== lane 1 ==
Design gemm_mem, start of the top module:
module gemm_mem(
  input wire clk,
  input wire rst,
  input wire out_rdy,
  input wire v0__read_req_rdy,
  input wire [31:0] v0__read_resp,
  input wire v0__read_resp_vld,
  input wire v0__write_completion_vld,
  input wire v0__write_req_rdy,
  input wire [31:0] v0_in,
  input wire v0_in_vld,
  input wire v1__read_req_rdy,
  input wire [31:0] v1__read_resp,
  input wire v1__read_resp_vld,
  input wire v1__write_completion_vld,
  input wire v1__write_req_rdy,
  input wire [31:0] v1_in,
  input wire v1_in_vld,
  input wire [31:0] C_rd_data,
  output wire [31:0] out,
  output wire out_vld,
  output wire [3:0] v0__read_req,
  output wire v0__read_req_vld,
  output wire v0__read_resp_rdy,
  output wire v0__write_completion_rdy,
  output wire [35:0] v0__write_req,
  output wire v0__write_req_vld,
  output wire v0_in_rdy,
  output wire [3:0] v1__read_req,
  output wire v1__read_req_vld,
  output wire v1__read_resp_rdy,
  output wire v1__write_completion_rdy,
  output wire [35:0] v1__write_req,
  output wire v1__write_req_vld,
  output wire v1_in_rdy,
  output wire [3:0] C_rd_addr,
  output wire C_rd_en,
  output wire [3:0] C_wr_addr,
  output wire [31:0] C_wr_data,
  output wire C_wr_en
);
For scale: about 4200 cells after synthesis, about 340 I/O pins, ~30000 um2 of cells after synthesis.
Settings: LEC_CHECK=0, ABC_AREA=1, CAP_MARGIN=20, CORE_MARGIN=2, CORE_UTILIZATION=72, CTS_CLUSTER_DIAMETER=393, CTS_CLUSTER_SIZE=99, PLACE_DENSITY=0.38, SETUP_SLACK_MARGIN=0.83, SLEW_MARGIN=20, TNS_END_PERCENT=10; clock period 3.53 ns.
run.sh (not shown) runs the stock make flow with config.mk's settings and CLKGATE_MAP_FILE=.
Stage in which a tool error killed lane 1: 5_1_grt.
#### Input delta (lane 2 over lane 1)
==> flow/config.mk <==
export PLATFORM = sky130hd
export DESIGN_NAME = gemm_mem
export DESIGN_NICKNAME = gemm_mem
export VERILOG_FILES = /design/flow/design.v
export SDC_FILE = /design/flow/constraint.sdc
export NUM_CORES = 4
export LEC_CHECK = 0
export CAP_MARGIN = 20
export CORE_MARGIN = 2
export CORE_UTILIZATION = 58
export SLEW_MARGIN = 20
==> flow/constraint.sdc <==
create_clock -name core_clock -period 5.1 [get_ports {clk}]
set_input_delay 1.0200 -clock core_clock [delete_from_list [all_inputs] [get_ports {clk}]]
set_output_delay 1.0200 -clock core_clock [all_outputs]
set_load 0.01 [all_outputs]
Sort lane 1 and lane 2 by synthesized area, descending, and lane 1 comes first. Number of cells in Yosys stat, lane 1 and lane 2: lower on lane 2. Taking lane 1 as the reference point, the number of clock buffers inserted by TritonCTS of lane 2 rises by 23. NOTE: post-cts repair resize count in lane 2 falls short of that of lane 1. Per the comparison of lane 2 with lane 1, placed instance count now smaller; width of the chip now larger. Completing all stages was not enough for lane 2: its layout failed the final checks because of negative setup slack.
diff inputs: lane 2 => lane 3
--- a/flow/config.mk
+++ b/flow/config.mk
@@ -9,3 +9,3 @@
 export CORE_MARGIN = 2
-export CORE_UTILIZATION = 58
+export CORE_UTILIZATION = 44
 export SLEW_MARGIN = 20
==> flow/constraint.sdc <==
create_clock -name core_clock -period 5.35 [get_ports {clk}]
set_input_delay 1.0700 -clock core_clock [delete_from_list [all_inputs] [get_ports {clk}]]
set_output_delay 1.0700 -clock core_clock [all_outputs]
set_load 0.01 [all_outputs]
Notes after the runs:
The count of cell instances traversed by the critical path in lane 3 sits about 9% above the value recorded for lane 2. Lane 3 finished all stages; however, its layout fails the closing checks, the failures being negative setup slack. From the logs: lane 2 reached the end of the flow and failed the layout checks with negative setup slack. Relative to lane 2, relative slew slack has gone up in lane 3. Clock share of power ends up higher on lane 2. The relative area change from synthesis to final layout was comparable across lane 2 and lane 3. Diff lane 2 -> lane 3: net switching fraction of the power went up 2.3 points, clock skew went down, wire length of the first global-routing pass grew by about 1.5%. Between lane 2 and lane 3, the final critical-path required period is lower for lane 3.

========
Setup of job 9302:
Starting RTL as in the previous note.
clock: 8.85 ns
lec_check: 0
abc_area: 1
cap_margin: 35
cell_pad_in_sites_detail_placement: 1
cell_pad_in_sites_global_placement: 1
core_margin: 4
core_utilization: 62
gpl_timing_driven: 1
min_routing_layer: met2
place_density_lb_addon: 0.1
slew_margin: 30
tns_end_percent: 90
Tool error FLW-0024 stopped job 9302 during global placement (3_3_place_gp); no final results.
Relative to job 9302, the following input files were edited for job 1588:
- a change of CAP_MARGIN from 35 to 20
- a deleted GPL_TIMING_DRIVEN that had been 1
- a deleted TNS_END_PERCENT that had been 90
- a deleted CELL_PAD_IN_SITES_DETAIL_PLACEMENT that had been 1
- a deleted MIN_ROUTING_LAYER that had been met2
- a deleted ABC_AREA that had been 1
- a deleted PLACE_DENSITY_LB_ADDON that had been 0.1
- a change of CORE_UTILIZATION from 62 to 58
- a change of CORE_MARGIN from 4 to 2
- a deleted CELL_PAD_IN_SITES_GLOBAL_PLACEMENT that had been 1
- a change of SLEW_MARGIN from 30 to 20
- a change of the clock period (ns, I/O delays scaled along) from 8.85 to 4.66
==> results <==
In job 1588 the implementation ran to completion but is not tape-out ready, as the final checks report setup timing.
Taking job 9302 as the reference, in job 1588 synthesized cell count shows a reduction of 792, simple-gate area share of the yosys netlist shows an increase of 3.3 points, AND-OR/OR-AND share of the synthesized area shows a reduction of 1.0 points.
Job 1588 against job 9302; yosys stat chip area is down by a few percent.
Per the comparison of job 1588 with job 9302, distinct cell type count after synthesis higher, floorplan core density lower, post-synthesis net count lower.
The share of cell area taken by muxes after synthesis in job 1588 sits 1.4 points above the value recorded for job 9302.
#### Input delta (job 3678 over job 1588)
- swapping 58 for 40 in CORE_UTILIZATION
- swapping 4.66 for 13.4 in the clock period (ns, I/O delays scaled along)
==> comparison <==
Per the final summary, job 3678 finished and its layout is clean on timing, DRC and antenna.
Number of tapcells (job 3678 / job 1588): 1.4
Sort job 3678 and job 1588 by sequential power, ascending, and job 3678 comes first.
The total length of routed wires of job 3678 is lower than that of job 1588.
NOTE peak supply drop job 1588->job 3678 decreased by more than half
Core occupancy in the finished layout down 28 points in job 3678 wrt job 1588
Hold slack came out higher on job 3678 than on job 1588.
A launch point of the critical path of v1__read_resp_vld is what job 3678 shows, while ____fsm___for_5_loop_state_2[2] belongs to job 1588.
[job 3678] post-route fraction of the period consumed by the critical path fell 77 points relative to job 1588
In the reports for job 3678 and job 1588, the larger largest net degree at the start of global routing belongs to job 1588.
Job 3678: area after detailed placement about 5.4% below job 1588
Input changes introduced in job 4271 (baseline for comparison: job 3678):
- swapping 40 for 37 in CORE_UTILIZATION
- putting CELL_PAD_IN_SITES_DETAIL_PLACEMENT at 1 where nothing was set
- swapping 13.4 for 9.0 in the clock period (ns, I/O delays scaled along)
Notes after the runs:
Route | job 4271 vs job 3678 | wire longer in job 4271
Effective utilization at floorplan was lower in job 4271 than in job 3678.
Area growth from synthesis to layout | job 4271 above job 3678
Leakage power (job 4271 over job 3678): increase, about 0.56%
Detailed-router iteration count before antenna repair: job 4271 vs job 3678 identical
Compared with job 3678, in job 4271 number of primary I/O pins level; area of the die moved up; sequential share of layout area level; combinational group share of total power moved down.

========
gemm_mem again, from the RTL that the note above started with.
==> flow/config.mk <==
export PLATFORM = sky130hd
export DESIGN_NAME = gemm_mem
export DESIGN_NICKNAME = gemm_mem
export VERILOG_FILES = /design/flow/design.v
export SDC_FILE = /design/flow/constraint.sdc
export NUM_CORES = 4
export LEC_CHECK = 0
export CAP_MARGIN = 20
export CORE_ASPECT_RATIO = 0.66
export CORE_MARGIN = 9
export CORE_UTILIZATION = 61
export CTS_CLUSTER_SIZE = 55
export MAX_ROUTING_LAYER = met4
export SETUP_SLACK_MARGIN = 0.65
export SLEW_MARGIN = 10
export TNS_END_PERCENT = 15
==> flow/constraint.sdc <==
create_clock -name core_clock -period 13.7 [get_ports {clk}]
set_input_delay 2.7400 -clock core_clock [delete_from_list [all_inputs] [get_ports {clk}]]
set_output_delay 2.7400 -clock core_clock [all_outputs]
set_load 0.01 [all_outputs]
Rerun with:
- CORE_ASPECT_RATIO: 0.66 -> not set
- CORE_MARGIN: 9 -> 2
- CORE_UTILIZATION: 61 -> 65
- CTS_CLUSTER_SIZE: 55 -> not set
- SETUP_SLACK_MARGIN: 0.65 -> not set
- SLEW_MARGIN: 10 -> 20
- TNS_END_PERCENT: 15 -> not set
- clock period: 13.7 -> 6.2 ns (I/O delays scaled with it)
The changed run completed, yet does not pass: setup timing.
Via count rises by 7.9%.
Synthesized cell count is unchanged.
Non-clock buffer count rises by 228.
Rerun with:
- CORE_UTILIZATION: 65 -> 40
- MAX_ROUTING_LAYER: met4 -> not set
- clock period: 6.2 -> 7.78 ns (I/O delays scaled with it)
The new run produced a clean layout; worst hold slack is worse by 0.0048 ns; cell area falls by 6.7%; non-clock buffer count falls by 209; routed wire length falls by 10%; die area rises by about 60%.

========
== run 1 ==
Starting RTL as in the previous note.
make LEC_CHECK=0 ABC_AREA=1 CAP_MARGIN=20 CORE_ASPECT_RATIO=0.96 CORE_MARGIN=2 CORE_UTILIZATION=66 CTS_CLUSTER_DIAMETER=29 MAX_ROUTING_LAYER=met4 SLEW_MARGIN=20 finish   # period 12.2 ns
--- input diff run 1..run 2 ---
Settings: SETUP_SLACK_MARGIN: unset -> -0.67; CORE_UTILIZATION: 66 -> 65; CTS_CLUSTER_DIAMETER: 29 -> unset; the clock period (ns, I/O delays scaled along): 12.2 -> 11.2.
Notes after the runs:
Run 1 completed end to end with timing, DRC and antenna clean.
Run 2 completed every stage of the flow, and the final layout passed the timing, DRC and antenna checks.
Run 2 vs run 1, biggest power consumer among the groups: sequential cells vs clock
Looking at final cell count, run 2 sits 44 lower than run 1 does.
Core region area: run 2 > run 1
Run 2 vs run 1: sequential share of layout area up in run 2
| non-clock buffer count | run 1 vs run 2 | ≈ equal |
#### Input delta (run 3 over run 2)
Settings: CORE_UTILIZATION now 69, was 65; CTS_CLUSTER_DIAMETER now 211, previously not set; CTS_CLUSTER_SIZE now 22, previously not set.
## What came out
Diff run 2 -> run 3 | final area | down slightly. Delta (run 3 minus run 2): switching share of power up 1.1 points; register-to-register slack up 0.06 ns; total detailed-routing wirelength down about 1%; final worst slack down 0.012 ns. Diff run 3 and run 2: power lower in run 3. Compared to run 2, run 3 was floorplanned on a smaller die. Against run 2 as the reference, run 3 delivers a lower largest net degree at the start of global routing. Per the comparison of run 3 with run 2, final worst-path cycle share comparable, number of gates on the worst path with buffers counted now smaller.
diff inputs: run 3 => run 4
Settings: putting HOLD_SLACK_MARGIN at 0.3 where nothing was set; clearing CTS_CLUSTER_SIZE, which used to be 22; clearing SETUP_SLACK_MARGIN, which used to be -0.67; swapping 69 for 65 in CORE_UTILIZATION; swapping 211 for 29 in CTS_CLUSTER_DIAMETER; swapping 11.2 for 8.24 in the clock period (ns, I/O delays scaled along).
Results
- Relative to run 3, number of clock buffer instances in the layout has increased by 50 in run 4.
- The global-route wire length before repair of run 4 was inferior to that of run 3.
- Relative to run 3, maximum cell stage delay along the critical path has increased by 0.41 ns in run 4.
- Run comparison: run 3 critical path launch point v0__read_resp_vld; run 4 critical path launch point ____fsm___for_5_loop_state_2[2]$_SDFFE_PP0P_
What run 5 does differently from run 4 at the input level:
Settings: CORE_UTILIZATION: 65 -> 70; CORE_ASPECT_RATIO: 0.96 -> unset; CTS_CLUSTER_DIAMETER: 29 -> unset; HOLD_SLACK_MARGIN: 0.3 -> unset; the clock period (ns, I/O delays scaled along): 8.24 -> 5.43.
### Flow results
Summary of run 4 and run 5: one run falls short of a clean finish, namely run 5.
Diff run 4..run 5 | number of buffers inserted for hold repair after clock tree synthesis | unchanged
Summary of run 5 over run 4: detailed route wirelength on metal3 up 130%, detailed-placement wirelength estimate increased 9.4%, wire length of the first global-routing pass now sits higher, arrival time of the worst setup path up 0.03 ns.
Going from run 4 to run 5, global placer's final weighted congestion grew slightly.
Run 5 against run 4: die area went down by 7.0%; minimum clock period went up.
Compared with run 4, in run 5 total power picked up an extra 10%; final routed wirelength across all metal layers has increased.

========
== north ==
gemm_mem again, from the RTL that the note above started with.
make LEC_CHECK=0 ABC_AREA=1 CAP_MARGIN=10 CELL_PAD_IN_SITES_DETAIL_PLACEMENT=1 CELL_PAD_IN_SITES_GLOBAL_PLACEMENT=1 CORE_MARGIN=4 CORE_UTILIZATION=62 GPL_TIMING_DRIVEN=1 MIN_ROUTING_LAYER=met2 PLACE_DENSITY_LB_ADDON=0.1 SLEW_MARGIN=30 TNS_END_PERCENT=90 finish   # period 8.08 ns
north: aborted in global placement (tool error)
[inputs] south vs north
- CELL_PAD_IN_SITES_GLOBAL_PLACEMENT no longer set, was 1
- ABC_AREA no longer set, was 1
- GPL_TIMING_DRIVEN no longer set, was 1
- CORE_UTILIZATION now 11, was 62
- SLEW_MARGIN now 20, was 30
- CORE_MARGIN now 2, was 4
- CAP_MARGIN now 20, was 10
- CELL_PAD_IN_SITES_DETAIL_PLACEMENT no longer set, was 1
- PLACE_DENSITY_LB_ADDON no longer set, was 0.1
- MIN_ROUTING_LAYER no longer set, was met2
- TNS_END_PERCENT no longer set, was 90
- the clock period (ns, I/O delays scaled along) now 9.85, was 8.08
==> comparison <==
The final layout from south, which completed every stage, passed the timing, DRC and antenna checks at the end of the flow.
Compared with north, south shows synthesized-area fraction occupied by and/or/nand/nor cells higher by 3.3 points.
The floorplan utilization of south falls short of that of north by 52 points.
Of north and south, north shows the lower count of different cell masters after synthesis, with south above it.
[south vs north] area after synthesis: lower in south
north → south: chip area line of the yosys report dropped 1400 um^2, die area rose by 410%, and-or/or-and share of the synthesized area now sits lower.
south vs. north: cell count in the Yosys report went down by 792.
Sort north and south by height of the chip, ascending, and north comes first.
#### Input delta (east over south)
- CORE_UTILIZATION changed from 11 to 27
- the clock period (ns, I/O delays scaled along) changed from 9.85 to 7.78
Notes after the runs:
- south -> east: simple-gate share of the synthesized area delta 0, exact match
- Uppermost metal layer occupied by signal nets = met5: east; uppermost metal layer occupied by signal nets = met4: south
- Final cell count (east over south): decrease, 2086
- east: total wirelength of the detailed-routed design 12000 um below south
- [compare] base=south new=east: total CTS buffers higher, count of vias placed by the detailed router rose 164, utilization of the core after routing shows an increase of 19 points.
Relative to east, the following input files were edited for west:
- SETUP_SLACK_MARGIN now 1.88, previously not set
- CORE_UTILIZATION now 40, was 27
==> results <==
Changes observed in west relative to east: final cell count -394, synthesized area was more or less identical.
A beginning of the critical path of ____fsm___for_5_loop_state_2[7] is what east shows, while ____fsm___for_5_loop_state_2[2] belongs to west.
Lower cell area among east and west: east
Changes observed in west relative to east: transition at the pin with the smallest max-transition slack now sits lower, sum of routed wire length over all layers decreased 3700 um, highest attainable clock frequency higher.
west vs. east: area occupied by registers went up by about 2.5%.
Compared west vs east, and global router's overall resource usage is up in west.

========
## raven
gemm_mem again, from the RTL that the note above started with.
clock: 11.9 ns
lec_check: 0
abc_area: 1
cap_margin: 25
cell_pad_in_sites_detail_placement: 2
cell_pad_in_sites_global_placement: 1
core_aspect_ratio: 1.84
core_margin: 2
core_utilization: 72
cts_cluster_diameter: 180
cts_cluster_size: 32
hold_slack_margin: 0.23
max_routing_layer: met5
min_routing_layer: met1
place_density_lb_addon: 0.27
setup_slack_margin: 2.01
slew_margin: 10
tns_end_percent: 65
Flow for raven halted at 3_1_place_gp_skip_io, error code FLW-0024.
Edits applied to the flow inputs when going from raven to xenon:
- swapping 2.01 for 1.9 in SETUP_SLACK_MARGIN
- clearing MIN_ROUTING_LAYER, which used to be met1
- clearing CTS_CLUSTER_DIAMETER, which used to be 180
- clearing MAX_ROUTING_LAYER, which used to be met5
- clearing HOLD_SLACK_MARGIN, which used to be 0.23
- swapping 10 for 20 in SLEW_MARGIN
- clearing CELL_PAD_IN_SITES_GLOBAL_PLACEMENT, which used to be 1
- swapping 25 for 20 in CAP_MARGIN
- clearing CELL_PAD_IN_SITES_DETAIL_PLACEMENT, which used to be 2
- swapping 0.27 for 0.04 in PLACE_DENSITY_LB_ADDON
- clearing TNS_END_PERCENT, which used to be 65
- clearing CTS_CLUSTER_SIZE, which used to be 32
- clearing CORE_ASPECT_RATIO, which used to be 1.84
- swapping 11.9 for 6.57 in the clock period (ns, I/O delays scaled along)
Results
5_1_grt: xenon exited with error
On horizontal extent of the die, the lower figure sits with raven, not xenon.
Area of the core | xenon below raven
Diff raven -> xenon: register bit count reported by yosys closely matched the old numbers, full die area closely matched the old numbers.
Inputs modified between xenon and nickel:
- a change of CORE_UTILIZATION from 72 to 67
- a deleted PLACE_DENSITY_LB_ADDON that had been 0.04
- a deleted SETUP_SLACK_MARGIN that had been 1.9
[summary]
The flow did not stop early for nickel: all stages ran, and the layout cleared the timing, DRC and antenna checks.
xenon → nickel: post-cts gate resize count fell 212; area of the die now sits higher; flop and latch count out of synthesis essentially unchanged; post-CTS setup buffer count down 48.
Number of nets produced by synthesis: xenon vs nickel identical
Lower initial standard-cell utilization of the core goes to nickel over xenon.
Max die width across nickel and xenon: nickel
Compared with xenon, vertical die dimension in nickel increased by a few percent.
Post-placement worst setup slack (lower): xenon
nickel vs. xenon: final HPWL from detailed placement went down by about 2.7%.
Max number of rows created at floorplan across nickel and xenon: nickel
Input-level comparison between violet and nickel:
- CORE_UTILIZATION now 40, was 67
- ABC_AREA no longer set, was 1
- the clock period (ns, I/O delays scaled along) now 9.0, was 6.57
### Flow results
Cell count: violet < nickel. violet against nickel; routed length on met3 is down by more than a quarter. nickel has a higher share of the cycle needed by the critical path after routing than violet. The count of library flops with an enable pin of nickel and that of violet are within noise of each other. The area fraction in and, or, nand and nor cells after synthesis in violet was higher than what nickel gave.
Power and IR drop assume default switching activity.
